==> inputs of v2 <==
==> flow/design.v <==
module fsm(
input logic CLK_50M,
output logic [15:0] audiodata,
input logic [31:0] flash_mem_readdata,
input logic flash_mem_readdatavalid,
input logic reset,
input logic direction,
output logic [6:0] state,
input logic newclock1,
output flash_mem_read,
input logic idle,
output logic [15:0] out,
output [3:0] flash_mem_byteenable
);
parameter [6:0] start = 7'b000_0000;
parameter [6:0] read = 7'b010_0000;
parameter [6:0] waitread = 7'b110_1111;
parameter [6:0] play1 = 7'b101_1111;
parameter [6:0] play2 = 7'b111_1111;
always_ff @ (posedge CLK_50M, posedge reset)
	begin
	if (reset) begin
		state<=start;
		audiodata<=16'b0;
		end
	else 
		begin
		case(state)
		start: if(idle)begin
			state<=read;
			end
			else
			state<=start;
		read:begin
			state<=waitread;
			end
		waitread:begin
			if ( flash_mem_readdatavalid==1'b1) state<= play1;
			end	
		play1:
			begin 
			if (direction)
				begin
				if(newclock1) 
					begin
					state<=start;
					audiodata<= flash_mem_readdata [31:16];
					end
				else 
				audiodata<= flash_mem_readdata [31:16];
				end
			else
				begin 
				if(newclock1) 
					begin
					audiodata<= flash_mem_readdata [15:0];
					state<=play2;
					end
				else
				audiodata<= flash_mem_readdata [15:0];
				end
			end
		play2:
			begin 
			if (direction)
				begin
				if(newclock1) 
					begin
					state<=start;
					audiodata<= flash_mem_readdata [15:0];
					end
				else 
				audiodata<= flash_mem_readdata [15:0];
				end
			else
				begin
				if(newclock1) 
					begin
					state<=start;
					audiodata<= flash_mem_readdata [31:16];
					end
				else 
				audiodata<= flash_mem_readdata [31:16];
				end
			end
		default: state<=start;
		endcase
end 
		end 
assign flash_mem_read=~state[4];
assign flash_mem_byteenable={~state[3],~state[2],~state[1],~state[0]};
assign out =flash_mem_readdata[15:0];
endmodule 
module clockdiv (input logic [31:0] d,input logic [31:0] desiredfreq,input logic clk, input logic rst, output logic reset, output logic newclock);
always_ff @ (posedge clk, posedge rst)
begin
	if (rst)
		begin
		newclock<=1'b0;
		reset<=1'b0;
		end
	else if (d==((32'd25000000/(desiredfreq))-32'd1))
		begin
		newclock<=1'b1;
		reset<=1'b0;
		end
	else if (d>=((32'd50000000/(desiredfreq))-32'b1))
		begin
		newclock<=1'b0;
		reset<=1'b1;
		end
	else
		begin
		newclock<= newclock;
		reset<=1'b0;
		end
end
endmodule
module counter(input logic clk, input logic rst, input logic reset, output logic [31:0] Q);
always_ff @ (posedge clk, posedge rst)
begin 
	if (rst)
		Q<=32'b0;
	else if (reset)
		begin
		Q<=32'b1;
		end
	else
		Q<=Q+32'b1;
end
endmodule
module flipflop #(parameter width = 23)(input logic clk, input logic rst, input logic [width-1:0] d, output logic [width-1:0] q);
always_ff @(posedge clk, posedge rst)
if (rst) q<={width{1'b0}};
else q<=d;
endmodule
module keyboardaddr (input logic [22:0]  currentaddr,
	input logic D, E, B, F, R,
	output logic [1:0] state,
	input logic clk,
	input logic rst,
	input logic en,
output logic idle,
	output logic [22:0] nextaddr
	);
	parameter idleFW = 2'b00;
	parameter idleBW = 2'b01;
	parameter FW = 2'b10;
	parameter BW = 2'b11;
assign idle=state[1];	
	always_ff @ (posedge clk, posedge rst)
	begin
				if (rst) begin
					state<=idleFW;
					nextaddr<=23'b0;
				end
				else if (en)
					case(state)
					idleFW:	 
							if(R) begin		 
								state<=idleFW;
								nextaddr<=1'b0;
								end
							else if(B) begin  
								state<=idleBW;
								nextaddr<=currentaddr;	
								end
							else if(E) begin	 
								state<=FW;
								nextaddr<=currentaddr+1'b1;
								end
							else begin		 
								state<=idleFW;
								nextaddr<=currentaddr;
								end
					idleBW:
							if(R) begin		 
								state<=idleBW;
								nextaddr<=1'b0;
								end
							else if(F) begin		 
								state<=idleFW;
								nextaddr<=currentaddr;	
								end
							else if(B) begin		 
								state<=BW;
								nextaddr<=currentaddr+1'b1;
								end
							else begin		 
								state<=idleBW;
								nextaddr<=currentaddr;
								end
					FW:			
							if(currentaddr==32'h7ffff) begin
						nextaddr<=32'b0;
							end
							else if(R) begin		 
									state<=FW;
									nextaddr<=32'b0;
								end
								else if(B) begin		 
									state<=BW;
									nextaddr<=currentaddr-1'b1;	
								end
								else if(D) begin		 
									state<=idleFW;
									nextaddr<=currentaddr;
								end
								else begin		 
									state<=FW;
									nextaddr<=currentaddr+1'b1;						
								end
					BW:
			if(currentaddr==32'b0) begin
				nextaddr<=32'h7ffff;
				end
							else if(R) begin 
								state<=BW;
								nextaddr<=32'h7ffff;
								end
							else if(F) begin		 
								state<=FW;
								nextaddr<=currentaddr+1'b1;	
								end
							else if(D) begin		 
								state<=idleBW;
								nextaddr<=currentaddr;
								end
							else begin		 
								state<=BW;
								nextaddr<=currentaddr-1'b1;
								end
						default: state<= idleFW;
				endcase
			end
endmodule
module vDFF(clk, rst, en, in, out);
	input logic clk;
	input logic rst;
	input logic en;
	input logic [22:0] in;
	output logic [22:0] out;
	always_ff @(posedge clk, posedge rst)
		if (rst) out<=23'b0;
		else if (en) out<=in;
endmodule 
module keyboardint(kbd, D,E,B,F,R);
	input logic [7:0] kbd;
	output D,E,B,F,R;
parameter character_B =8'h42;
parameter character_D =8'h44;
parameter character_E =8'h45;
parameter character_F =8'h46;
parameter character_R =8'h52;
parameter character_lowercase_b= 8'h62;
parameter character_lowercase_d= 8'h64;
parameter character_lowercase_e= 8'h65;
parameter character_lowercase_f= 8'h66;
parameter character_lowercase_r= 8'h72;
		assign D = (character_D == kbd)| (character_lowercase_d == kbd);
		assign E = (character_E == kbd)| (character_lowercase_e == kbd);
		assign B = (character_B == kbd)| (character_lowercase_b == kbd);
		assign F = (character_F == kbd)| (character_lowercase_f == kbd);
		assign R = (character_R == kbd)| (character_lowercase_r == kbd);
endmodule
module keyintegration(clk,rst,addvalue,prevaddvalue,keys);
	input logic clk;
	input logic rst;
	input logic [2:0] keys;
	output logic [31:0] addvalue;
	input logic [31:0] prevaddvalue;
	always_ff @(posedge clk, posedge rst)begin
			if(rst) begin
				addvalue<=0;
			end
			else if(keys[2]) begin
				addvalue<=0;
			end
			else if(keys[1]) begin
				addvalue<=prevaddvalue+32'd1000;
			end
			else if(keys[0]) begin
				addvalue<=prevaddvalue-32'd1000;
			end
			else begin
				addvalue<=prevaddvalue;
			end
		end
endmodule
`default_nettype none
module ipod_player(
    input  logic        clk,
    input  logic        reset,
    input  logic [7:0]  kbd_ascii,
    input  logic        speed_up,
    input  logic        speed_down,
    input  logic        speed_reset,
    input  logic        direction,
    input  logic [31:0] flash_readdata,
    input  logic        flash_readdatavalid,
    output logic        flash_read,
    output logic [3:0]  flash_byteenable,
    output logic [22:0] flash_address,
    output logic [15:0] audio_data,
    output logic        sample_clk
);
logic D,B,E,F,R;
logic [1:0] state2;
logic idle;
logic [6:0] state;
logic [15:0] out;
logic [22:0] nextaddress;
logic [22:0] currentaddress;
logic newclock1;
logic newclock1_q;
logic addr_en;
logic [31:0] d1;
logic resetcounter1;
logic [31:0] prevaddvalue;
logic [31:0] addvalue;
logic edgeclock1;
keyintegration speedcontrol(.clk(clk),.rst(reset),.addvalue(addvalue),.prevaddvalue(prevaddvalue),.keys({speed_reset,speed_up,speed_down}));
flipflop #(32) addvalueff (.clk(clk), .rst(reset), .d(addvalue), .q(prevaddvalue));
clockdiv div1 (.d(d1),.desiredfreq(32'd22000+addvalue),.clk(clk),.rst(reset),.reset(resetcounter1),.newclock(newclock1));
counter counter1 (.clk(clk), .rst(reset), .reset(resetcounter1), .Q(d1));
always_ff @(posedge clk, posedge reset)
    if (reset) newclock1_q <= 1'b0;
    else       newclock1_q <= newclock1;
assign addr_en = newclock1 & ~newclock1_q;
keyboardaddr addressset (.currentaddr(currentaddress),.clk(clk),.rst(reset),.en(addr_en),.idle(idle),.state(state2),.D(D),.E(E),.B(B),.F(F),.R(R),.nextaddr(nextaddress));
keyboardint keyboardinput (.kbd(kbd_ascii), .D(D), .E(E), .B(B), .F(F), .R(R));
vDFF addrVDFF(.clk(clk),.rst(reset),.en(addr_en),.in(nextaddress),.out(currentaddress));
doublesync newclock_doublsync(.indata(newclock1), .outdata(edgeclock1), .clk(clk), .reset(reset));
fsm flash(
.CLK_50M(clk),
.direction(direction),
.audiodata(audio_data),
.flash_mem_readdata(flash_readdata),
.flash_mem_readdatavalid(flash_readdatavalid),
.reset(reset),
.state(state),
.out(out),
.idle(idle),
.newclock1(edgeclock1),
.flash_mem_byteenable(flash_byteenable),
.flash_mem_read(flash_read)
);
assign flash_address = currentaddress[22:0];
assign sample_clk = newclock1;
endmodule
module doublesync(input logic indata, input logic clk, input logic reset, output logic outdata);
logic reg1;
always_ff @(posedge clk, posedge reset)
    if (reset) begin
        reg1 <= 1'b0;
        outdata <= 1'b0;
    end else begin
        reg1 <= indata;
        outdata <= reg1;
    end
endmodule
`default_nettype wire
==> flow/run.sh <==
#!/bin/bash
# the make line also repeats each setting of config.mk as NAME=value (left out here)
make -C /OpenROAD-flow-scripts/flow DESIGN_CONFIG=/design/flow/config.mk WORK_HOME=/design/flow/orfs CLKGATE_MAP_FILE= finish
==> flow/config.mk <==
export PLATFORM = sky130hd
export DESIGN_NAME = ipod_player
export DESIGN_NICKNAME = ipod_player
export VERILOG_FILES = /design/flow/design.v
export SDC_FILE = /design/flow/constraint.sdc
export NUM_CORES = 4
export LEC_CHECK = 0
export ABC_AREA = 0
export CAP_MARGIN = 5
export CELL_PAD_IN_SITES_GLOBAL_PLACEMENT = 2
export CORE_ASPECT_RATIO = 1.01
export CORE_MARGIN = 8
export CORE_UTILIZATION = 15
export CTS_CLUSTER_DIAMETER = 302
export CTS_CLUSTER_SIZE = 24
export GPL_ROUTABILITY_DRIVEN = 0
export GPL_TIMING_DRIVEN = 0
export HOLD_SLACK_MARGIN = 0.06
export MAX_ROUTING_LAYER = met5
export MIN_ROUTING_LAYER = met2
export PLACE_DENSITY_LB_ADDON = 0.08
export SETUP_SLACK_MARGIN = -2.0
export SLEW_MARGIN = 20
export TNS_END_PERCENT = 45
==> flow/constraint.sdc <==
create_clock -name core_clock -period 153.0 [get_ports {clk}]
set_input_delay 30.6000 -clock core_clock [delete_from_list [all_inputs] [get_ports {clk}]]
set_output_delay 30.6000 -clock core_clock [all_outputs]
set_load 0.01 [all_outputs]
==> inputs of v30, as changes to v2 <==
Settings changed: ABC_AREA 0 to 1, CAP_MARGIN 5 to 20, CELL_PAD_IN_SITES_GLOBAL_PLACEMENT 2 to default, CORE_ASPECT_RATIO 1.01 to default, CORE_MARGIN 8 to 2, CORE_UTILIZATION 15 to 72, CTS_CLUSTER_DIAMETER 302 to default, CTS_CLUSTER_SIZE 24 to default, GPL_ROUTABILITY_DRIVEN 0 to default, GPL_TIMING_DRIVEN 0 to default, HOLD_SLACK_MARGIN 0.06 to default, MAX_ROUTING_LAYER met5 to default, MIN_ROUTING_LAYER met2 to default, PLACE_DENSITY_LB_ADDON 0.08 to default, SETUP_SLACK_MARGIN -2.0 to default, TNS_END_PERCENT 45 to default.
==> flow/constraint.sdc (replaced) <==
create_clock -name core_clock -period 63.0 [get_ports {clk}]
set_input_delay 12.6000 -clock core_clock [delete_from_list [all_inputs] [get_ports {clk}]]
set_output_delay 12.6000 -clock core_clock [all_outputs]
set_load 0.01 [all_outputs]
==> inputs of v8, as changes to v2 <==
Settings changed: ABC_AREA 0 to 1, CAP_MARGIN 5 to 20, CELL_PAD_IN_SITES_GLOBAL_PLACEMENT 2 to default, CORE_ASPECT_RATIO 1.01 to default, CORE_MARGIN 8 to 2, CORE_UTILIZATION 15 to 72, CTS_CLUSTER_DIAMETER 302 to 225, CTS_CLUSTER_SIZE 24 to default, GPL_ROUTABILITY_DRIVEN 0 to default, GPL_TIMING_DRIVEN 0 to default, HOLD_SLACK_MARGIN 0.06 to default, MAX_ROUTING_LAYER met5 to default, MIN_ROUTING_LAYER met2 to default, PLACE_DENSITY_LB_ADDON 0.08 to 0.07, SETUP_SLACK_MARGIN -2.0 to default, TNS_END_PERCENT 45 to default.
==> flow/constraint.sdc (replaced) <==
create_clock -name core_clock -period 81.9 [get_ports {clk}]
set_input_delay 16.3800 -clock core_clock [delete_from_list [all_inputs] [get_ports {clk}]]
set_output_delay 16.3800 -clock core_clock [all_outputs]
set_load 0.01 [all_outputs]
==> inputs of v39, as changes to v2 <==
Settings changed: ABC_AREA 0 to default, CELL_PAD_IN_SITES_GLOBAL_PLACEMENT 2 to default, CORE_ASPECT_RATIO 1.01 to 0.5, CORE_MARGIN 8 to 9, CORE_UTILIZATION 15 to 60, CTS_CLUSTER_DIAMETER 302 to default, CTS_CLUSTER_SIZE 24 to default, GPL_ROUTABILITY_DRIVEN 0 to default, GPL_TIMING_DRIVEN 0 to default, HOLD_SLACK_MARGIN 0.06 to default, MAX_ROUTING_LAYER met5 to default, MIN_ROUTING_LAYER met2 to default, PLACE_DENSITY_LB_ADDON 0.08 to 0.01, TNS_END_PERCENT 45 to 100.
==> flow/constraint.sdc (replaced) <==
create_clock -name core_clock -period 100.0 [get_ports {clk}]
set_input_delay 20.0000 -clock core_clock [delete_from_list [all_inputs] [get_ports {clk}]]
set_output_delay 20.0000 -clock core_clock [all_outputs]
set_load 0.01 [all_outputs]
==> summary of the runs <==
Sequential share of layout area: v2 is lower than v8 (0.65 points).
Between v8 and v39, the lower synthesized cell count is in v39 (gap 7.8%, measured against v39).
The highest wire length belongs to v2, the lowest to v8.
Against v8, the clock skew of v2 is higher by 0.0080 ns.
v8 completed and failed the layout checks on capacitance limit, slew limit. v39 completed with no timing, DRC or antenna violations. v2 finished with timing, DRC and antenna clean. v30 stopped in 3_5_place_dp.
In v39 the register-to-register slack is worse than in v8, by 0.36 ns.
In v30 the synthesized area is lower than in v39, by 5.2%.
==> figures <==
quantity	v2	v39	v8	v30
Netlist area before placement	71700 µm²	71700 µm²	68000 µm²	68000 µm²
Critical R2R Launch	speedcontrol.addvalue[0]$_DFF_PP0_	speedcontrol.addvalue[4]$_DFF_PP0_	speedcontrol.addvalue[4]$_DFF_PP0_	-
Max Root-Sink Buffers	2	2	2	-
Headroom to the max-slew limit	11.1%	14.7%	-35.3%	-
Depth of the most critical reg-to-reg path	357	322	544	-
Core Util at FP	15.0%	60.6%	72.7%	72.7%
Via count of the first global-routing pass	128123	73398	73794	-
Count of flip-flops and latches	171	171	171	-
Number of maximum-capacitance violations	0	0	1	-
Yosys cell count	10524	10524	11340	11340
Outcome	complete, no violations	complete, no violations	finished with violations	stopped before the end
Last stage reached	-	-	-	3_5_place_dp
Layout check failures	-	-	capacitance limit, slew limit	-
Final cell utilization of the core	17.7%	63.8%	79.9%	-
Pre-Repair DR Iteration Count	10	7	12	-
Cell group occupying the most layout area	multi-input combinational cells	multi-input combinational cells	multi-input combinational cells	-
Buffers inserted during post-CTS setup optimization	0	0	15	-
Adder-cell area share of the yosys netlist	17.6%	17.6%	18.6%	18.6%
